==> flow/design.v (excerpt) <==
module apb_uart #(
    parameter SYSTEM_FREQUENCY = 50_000_000,
    parameter SAMPLING_RATE = 16
)(
    input pclk,  
    input preset_n,  
    input psel,
    input penable,
    input pwrite,
    input[11:0] paddr,
    input[3:0] pstrb,
    input[31:0] pwdata,
    output pready,
    output pslverr,
    output[31:0] prdata,
    output irq,
    output logic baud_o,
    output logic tick_rx, 
    input cts_n,
    input rx,
    output tx,
    output rts_n
);
Size: roughly 3000 cells after synthesis, about 810 flip-flops, about 0.033 mm² of cells after synthesis.
make LEC_CHECK=0 CAP_MARGIN=20 CELL_PAD_IN_SITES_DETAIL_PLACEMENT=2 CELL_PAD_IN_SITES_GLOBAL_PLACEMENT=3 CORE_MARGIN=7 CORE_UTILIZATION=64 CTS_CLUSTER_SIZE=18 MIN_ROUTING_LAYER=met2 SETUP_SLACK_MARGIN=5.0 SLEW_MARGIN=25 finish   # period 20.0 ns
run.sh (not shown) runs the stock make flow with config.mk's settings and CLKGATE_MAP_FILE=.
The starting point ended with an error in global placement without I/O (3_1_place_gp_skip_io).
==> next run, changes <==
- ABC_AREA: default -> 1
- CAP_MARGIN: 20 -> 5
- CELL_PAD_IN_SITES_GLOBAL_PLACEMENT: 3 -> default
- CORE_ASPECT_RATIO: default -> 1.74
- CORE_MARGIN: 7 -> 2
- CORE_UTILIZATION: 64 -> 43
- CTS_CLUSTER_SIZE: 18 -> 10
- GPL_TIMING_DRIVEN: default -> 1
- MIN_ROUTING_LAYER: met2 -> default
- SLEW_MARGIN: 25 -> 20
What happened: The changed run produced a clean layout; die size increases by 39%; synthesized cell count increases by 27%; synthesized area increases by 2.1%.
==> next run, changes <==
- CELL_PAD_IN_SITES_DETAIL_PLACEMENT: 2 -> default
- CORE_ASPECT_RATIO: 1.74 -> 0.8
- CORE_UTILIZATION: 43 -> 60
- CTS_CLUSTER_SIZE: 10 -> default
- GPL_TIMING_DRIVEN: 1 -> default
- SETUP_SLACK_MARGIN: 5.0 -> 3.31
Routed wire length decreases by 54%; synthesized area stays the same; setup slack improved by 0.76 ns; maximum frequency increases by about 10%; cell count decreases by 6.5%; sequential power barely changes; cell area decreases by about 1.4%; sequential share of layout area increases by 0.69 points; via count decreases by about 20%; count of clock-buffer cells in the layout decreases by 44.
==> next run, changes <==
- CAP_MARGIN: 5 -> 20
- CELL_PAD_IN_SITES_DETAIL_PLACEMENT: default -> 1
- CELL_PAD_IN_SITES_GLOBAL_PLACEMENT: default -> 3
- CORE_ASPECT_RATIO: 0.8 -> default
- CORE_MARGIN: 2 -> 7
- CORE_UTILIZATION: 60 -> 64
- CTS_CLUSTER_SIZE: default -> 18
- GPL_ROUTABILITY_DRIVEN: default -> 0
- MIN_ROUTING_LAYER: default -> met2
- SETUP_SLACK_MARGIN: 3.31 -> 5.0
This time the run failed in global placement without I/O (3_1_place_gp_skip_io).
Die area rises by 2.0%.
Area after synthesis is unchanged.
Synthesized cell count is unchanged.
==> next run, changes <==
- CAP_MARGIN: 20 -> 5
- CELL_PAD_IN_SITES_DETAIL_PLACEMENT: 1 -> default
- CELL_PAD_IN_SITES_GLOBAL_PLACEMENT: 3 -> default
- CORE_ASPECT_RATIO: default -> 1.67
- CORE_MARGIN: 7 -> 2
- CORE_UTILIZATION: 64 -> 28
- CTS_CLUSTER_SIZE: 18 -> default
- GPL_ROUTABILITY_DRIVEN: 0 -> default
- MIN_ROUTING_LAYER: met2 -> default
After rerunning:
- With this change the flow completed without violations
- die area rose by well over a third
- area after synthesis stays the same
- synthesized cell count is unchanged
==> next run, changes <==
- ABC_AREA: 1 -> default
- CAP_MARGIN: 5 -> 20
- CORE_ASPECT_RATIO: 1.67 -> default
- CORE_UTILIZATION: 28 -> 58
- CTS_CLUSTER_SIZE: default -> 60
- MIN_ROUTING_LAYER: default -> met2
- SETUP_SLACK_MARGIN: 5.0 -> default
Outcome:
- sequential share of layout area climbs by 1.6 points
- total power came out higher by 8.1%
- fmax went up by 3.2%


## build 93
apb_uart again, from the RTL that the note above started with.
clock: 3.37 ns
lec_check: 0
abc_area: 1
cap_margin: 20
core_aspect_ratio: 0.72
core_margin: 2
core_utilization: 72
cts_cluster_diameter: 374
cts_cluster_size: 10
hold_slack_margin: 0.29
place_density_lb_addon: 0.14
setup_slack_margin: 1.0
slew_margin: 20
Build 93 ended with every stage complete and zero timing, DRC or antenna violations.
Relative to build 93, the following input files were edited for build 69:
- SETUP_SLACK_MARGIN: 1.0 -> 0.99
- HOLD_SLACK_MARGIN: 0.29 -> unset
- CORE_ASPECT_RATIO: 0.72 -> unset
- ABC_AREA: 1 -> unset
- CTS_CLUSTER_SIZE: 10 -> 50
- PLACE_DENSITY_LB_ADDON: 0.14 -> 0.0
- CTS_CLUSTER_DIAMETER: 374 -> unset
Results
[compare] base=build 93 new=build 69: antenna diode count saw an increase; power saw a decrease. As far as sequential cell count goes, build 93 and build 69 are indistinguishable; the numbers are identical. For build 69, the highest routing layer actually used was met5, unlike build 93, where it was met4. Looking at cell with the biggest individual delay on the critical path, the dfxtp_1 result is from build 93; the or4b_4 one comes from build 69. Across both runs, relative max-transition margin was higher for build 69 than for build 93. Build 69 vs build 93, layout-stage area growth over the synthesis result went up by 1.9 points.
For build 2, these inputs were changed with respect to build 69:
- changing PLACE_DENSITY_LB_ADDON from 0.0 to 0.01
- setting HOLD_SLACK_MARGIN to 0.3 for the first time
- changing SETUP_SLACK_MARGIN from 0.99 to 0.96
- setting CORE_ASPECT_RATIO to 0.72 for the first time
Notes after the runs:
Total design power ends up higher on build 2. Comparing build 2 and build 69, the lower number of buffers added to fix hold violations after cts was measured on build 69. Build 2 ended with less sequential share of power than build 69. Any difference in area enclosed by the die boundary between build 69 and build 2 is small enough to ignore. Delta (build 2 minus build 69): setup slack -54 ps, global-route usage +0.72 points.
> inputs changed (build 2 -> build 67)
- changing CAP_MARGIN from 20 to 0
- changing CORE_ASPECT_RATIO from 0.72 to 1.75
[summary]
Build 67 ended up with met4 as its uppermost metal layer occupied by signal nets; build 2 ended up with met5.
Sum of buffers and inverters on the critical path: build 67 lower than build 2
Compared to build 2, build 67 has final weighted congestion in routability-driven placement about 2.7% higher.
From build 2 to build 67 the numbers moved as follows: sequential share of layout area saw an increase; number of buffers other than clock buffers in the final layout saw a decrease; routed wire length saw a decrease.
[build 67 vs build 2] starting density of the core: lower in build 67
Compared with build 2, build 67 ends up with a smaller final cell area.


Starting RTL as in the previous note.
export LEC_CHECK = 0
export CAP_MARGIN = 20
export CORE_MARGIN = 2
export CORE_UTILIZATION = 57
export SLEW_MARGIN = 20
create_clock -name core_clock -period 6.06 [get_ports {pclk}]
Change:
CORE_UTILIZATION = 40   (was 57)
clock period = 5.51 ns   (was 6.06 ns; I/O delays follow)
Effect: Hold slack gets worse by 6.6 ps. Total power goes up by 11%. Synthesized cell count is unchanged. Routed wire length stays flat. Worst setup slack gets worse by 360 ps. Via count goes down by 2.7%.
Change:
CORE_UTILIZATION = 61   (was 40)
clock period = 6.1 ns   (was 5.51 ns; I/O delays follow)
After rerunning: The changed run finished clean. Power falls by 10%. Sequential share of layout area rises by 0.74 points. Setup slack improved by 810 ps. First-iteration DRC count rises by 13%. Cell count falls by 9.1%. Clock skew rises by 5.9 ps. Area after synthesis does not change. Design area falls by 1.4%.
Change:
CORE_UTILIZATION = 40   (was 61)
clock period = 20.0 ns   (was 6.1 ns; I/O delays follow)
Critical path depth is lower by 8; synthesized area stays the same; setup slack is better by 11000 ps; global-route usage is lower by 9.4 points; via count is lower by 1.4%; power is lower by 70%; clock-buffer cell count is higher by 26; worst hold slack is worse by 8.8 ps; sequential power is lower by 70%; synthesized cell count does not change; core utilization is lower by 23 points.


== red ==
Starting RTL as in the previous note.
Settings: LEC_CHECK=0, CAP_MARGIN=20, CORE_MARGIN=2, CORE_UTILIZATION=20, CTS_CLUSTER_SIZE=44, GPL_ROUTABILITY_DRIVEN=0, MAX_ROUTING_LAYER=met5, PLACE_DENSITY_LB_ADDON=0.15, SLEW_MARGIN=20, TNS_END_PERCENT=45; clock period 10.6 ns.
Setup changes, red to blue
- clearing MAX_ROUTING_LAYER, which used to be met5
- swapping 20 for 14 in CORE_UTILIZATION
- clearing CTS_CLUSTER_SIZE, which used to be 44
- clearing TNS_END_PERCENT, which used to be 45
- clearing PLACE_DENSITY_LB_ADDON, which used to be 0.15
- clearing GPL_ROUTABILITY_DRIVEN, which used to be 0
- swapping 10.6 for 30.6 in the clock period (ns, I/O delays scaled along)
Findings:
blue | status: complete | timing, DRC, antenna: pass
Detailed-route vias per instance (blue vs. red) decreases by more than 10%
Going from red to blue, count of clock-net buffers in the final layout went down by about 22%; global-route wire length before repair down about 10%; clock network fraction of design power has decreased; worst setup slack went up.
[compare] base=red new=blue: peak supply drop fell 61%; cell area up about 2%; sequential share of layout area lost 0.97 points; wire length shrank by about 13%.
The following lists how green was set up differently from blue:
- swapping 14 for 40 in CORE_UTILIZATION
- putting SETUP_SLACK_MARGIN at 0.77 where nothing was set
- swapping 30.6 for 6.06 in the clock period (ns, I/O delays scaled along)
--- outcome ---
- Summary — combinational power share, green relative to blue: lower, by 0.2 points.
- As far as worst clock skew is concerned, green and blue perform about the same.
- Last element of the critical path = apb_slave_inst.register_file_inst.lcr_o[12]$_SDFFE_PN0P_: green; last element of the critical path = baud_o: blue
- Taking blue as 1.0, green lands at 1.05 on non-clock buffer count.
- Pre-placement core utilization, green and blue: larger value in green
- Per the comparison of green with blue, placed cell area shrank by 0.0026 mm²; design area shrank by about 6%; area fraction in compound gates held steady; flip-flop count held steady; worst setup slack shrank by 19830 ps.
- green consumes more power than blue does.
[inputs] orange vs green
- changing CORE_UTILIZATION from 40 to 70
- changing SETUP_SLACK_MARGIN from 0.77 to 0.85
- changing the clock period (ns, I/O delays scaled along) from 6.06 to 3.44
--- outcome ---
There was hardly any difference in post-synthesis sequential area ratio between orange and green.
Between green and orange, the flow reports power increasing by more than half.
orange vs. green: post-detailed-routing wire length now larger; number of buffers other than clock buffers in the final layout now larger.
apb_slave_inst.apb_controller_inst.current_state[2]$_DFF_P_ as the source of the critical timing path was reported by orange, and paddr_d[3]$_DFF_PN0_ by green.
## Diff of input files: purple against orange
- CORE_UTILIZATION changed from 70 to 71
- CTS_CLUSTER_DIAMETER newly set to 258
- SETUP_SLACK_MARGIN removed (was 0.85)
- the clock period (ns, I/O delays scaled along) changed from 3.44 to 17.3
### Flow results
From orange to purple the numbers moved as follows: setup slack picked up an extra 10300 ps, met1 usage saw an increase, depth of the most critical reg-to-reg path +2.
Power is estimated from default activity; no workload was simulated.
